== yarrow ==
Design alu, start of the top module:
module alu (
    input               i_clk,
    input               i_rst_n,
    input               i_valid,
    input signed [11:0] i_data_a,
    input signed [11:0] i_data_b,
    input        [2:0]  i_inst,
    output              o_valid,
    output       [11:0] o_data,
    output              o_overflow
);
reg  [11:0] o_data_w, o_data_r;
reg         o_valid_w, o_valid_r;
reg         o_overflow_w, o_overflow_r;
reg  [19:0] data_old;
reg         overflow_old;
wire [12:0] data_add, data_sub, data_mean;
wire [23:0] data_mul;
wire [19:0] data_mul_round;
wire [20:0] data_mac;
wire [11:0] data_a_abs, data_b_abs;
assign o_valid = o_valid_r;
assign o_data = o_data_r;
assign o_overflow = o_overflow_r;
assign data_add = {i_data_a[11], i_data_a} + {i_data_b[11], i_data_b};
assign data_sub = {i_data_a[11], i_data_a} - {i_data_b[11], i_data_b};
assign data_mul = {{12{i_data_a[11]}}, i_data_a} * {{12{i_data_b[11]}}, i_data_b};
assign data_mul_round = {data_mul[23], data_mul[23:5]} + {19'd0, data_mul[4]};
assign data_mac = {data_mul_round[19], data_mul_round} + {data_old[19], data_old};
assign data_mean = data_add >> 1;
assign data_a_abs = i_data_a[11]? ~(i_data_a)+12'd1: i_data_a;
assign data_b_abs = i_data_b[11]? ~(i_data_b)+12'd1: i_data_b;
always@(*) begin
  o_data_w = 12'd0;
  o_valid_w = i_valid;
  o_overflow_w = 1'b0;
  case(i_inst)
    3'b000: begin  
      o_overflow_w = ^data_add[12:11];
      o_data_w = data_add[11:0];
    end
    3'b001: begin  
      o_overflow_w = ^data_sub[12:11];
      o_data_w = data_sub[11:0];
    end
    3'b010: begin  
      o_data_w = data_mul_round[11:0];
      o_overflow_w = ~(data_mul_round[19:11] == 9'b1_1111_1111 | data_mul_round[19:11] == 9'b0_0000_0000);
    end
    3'b011: begin  
      o_data_w = data_mac[11:0]; 
      o_overflow_w = ~(data_mac[20:11] == 10'b11_1111_1111 | data_mac[20:11] == 10'b00_0000_0000) | overflow_old;
    end
    3'b100: begin  
      o_data_w = ~(i_data_a ^ i_data_b);
    end
    3'b101: begin  
      o_data_w = ~i_data_a[11]? i_data_a: 12'd0;
    end
    3'b110: begin  
      o_data_w = data_mean[11:0];
    end
    3'b111: begin  
      o_data_w = (data_a_abs >= data_b_abs)? data_a_abs: data_b_abs;
    end
  endcase
end
always@(posedge i_clk or negedge i_rst_n) begin
  if(~i_rst_n) begin
  ...
Size: ~1700 cells after synthesis, ~27 flip-flops, about 0.011 mm^2 of cells after synthesis.
==> flow/config.mk <==
export PLATFORM = sky130hd
export DESIGN_NAME = alu
export DESIGN_NICKNAME = alu
export VERILOG_FILES = /design/flow/design.v
export SDC_FILE = /design/flow/constraint.sdc
export NUM_CORES = 4
export LEC_CHECK = 0
export ABC_AREA = 1
export CAP_MARGIN = 20
export CELL_PAD_IN_SITES_DETAIL_PLACEMENT = 0
export CELL_PAD_IN_SITES_GLOBAL_PLACEMENT = 0
export CORE_MARGIN = 2
export CORE_UTILIZATION = 72
export CTS_CLUSTER_DIAMETER = 226
export CTS_CLUSTER_SIZE = 42
export GPL_ROUTABILITY_DRIVEN = 1
export GPL_TIMING_DRIVEN = 1
export HOLD_SLACK_MARGIN = 0.07
export MAX_ROUTING_LAYER = met4
export PLACE_DENSITY_LB_ADDON = 0.19
export SETUP_SLACK_MARGIN = -0.3
export SLEW_MARGIN = 40
export TNS_END_PERCENT = 35
==> flow/constraint.sdc <==
create_clock -name core_clock -period 8.0 [get_ports {i_clk}]
set_input_delay 1.6000 -clock core_clock [delete_from_list [all_inputs] [get_ports {i_clk}]]
set_output_delay 1.6000 -clock core_clock [all_outputs]
set_load 0.01 [all_outputs]
run.sh (not shown) runs the stock make flow with config.mk's settings and CLKGATE_MAP_FILE=.
Run status, yarrow: aborted in global routing, error GRT-0116
> inputs changed (yarrow -> juniper)
- changing SETUP_SLACK_MARGIN from -0.3 to -0.73
- removing TNS_END_PERCENT (formerly 35)
- changing CTS_CLUSTER_SIZE from 42 to 99
- changing CTS_CLUSTER_DIAMETER from 226 to 219
- changing CORE_UTILIZATION from 72 to 40
- removing PLACE_DENSITY_LB_ADDON (formerly 0.19)
- changing SLEW_MARGIN from 40 to 20
- removing ABC_AREA (formerly 1)
- changing MAX_ROUTING_LAYER from met4 to met5
- removing HOLD_SLACK_MARGIN (formerly 0.07)
- changing the clock period (ns, I/O delays scaled along) from 8.0 to 9.36
Results
- The flow for juniper finished, though final verification flagged setup timing.
- Looking at portion of the post-synthesis area used by sequential elements, juniper sits 0.48 points higher than yarrow does.
- Floorplan core density, juniper and yarrow: larger value in yarrow
- juniper vs. yarrow: number of cell rows went up; synthesized cell count down 392; die area went up by 64%; total standard cell area after synthesis went down; post-synthesis cell count from yosys lower.
- juniper vs yarrow: placed standard-cell area down in juniper
- Of juniper and yarrow, the run reporting the higher vertical die dimension was juniper.
- juniper vs. yarrow: synthesized chip area reported by yosys moved down, mean area per synthesized cell rose about 20%.
For ember, these inputs were changed with respect to juniper:
- SETUP_SLACK_MARGIN: -0.73 -> -0.3
- CTS_CLUSTER_SIZE: 99 -> 100
- CORE_UTILIZATION: 40 -> 54
==> results <==
ember against juniper: count of multi-input gates shows no meaningful change, routed length on met1 stayed essentially flat, worst setup slack now larger, die area down 0.0070 mm^2, highest attainable clock frequency rose 0.0023 GHz. Of the runs juniper and ember, none of them finished clean. The flow for ember finished, though final verification flagged setup timing. Re design area: juniper was lower than ember.
What harbor does differently from ember at the input level:
- PLACE_DENSITY now 0.61, previously not set
- CTS_CLUSTER_DIAMETER now 29, was 219
- CTS_CLUSTER_SIZE no longer set, was 100
- CORE_ASPECT_RATIO now 0.98, previously not set
- CORE_UTILIZATION now 65, was 54
- the clock period (ns, I/O delays scaled along) now 3.63, was 9.36
[summary]
Run status, harbor: aborted in global routing, error GRT-0116. Sort harbor and ember by total instance count after detailed placement desc -> top: harbor. Re number of cells upsized or downsized after cts: harbor and ember aren't equal, and the lower value belongs to ember. As of harbor, total die size had fallen by more than 10% compared to ember.
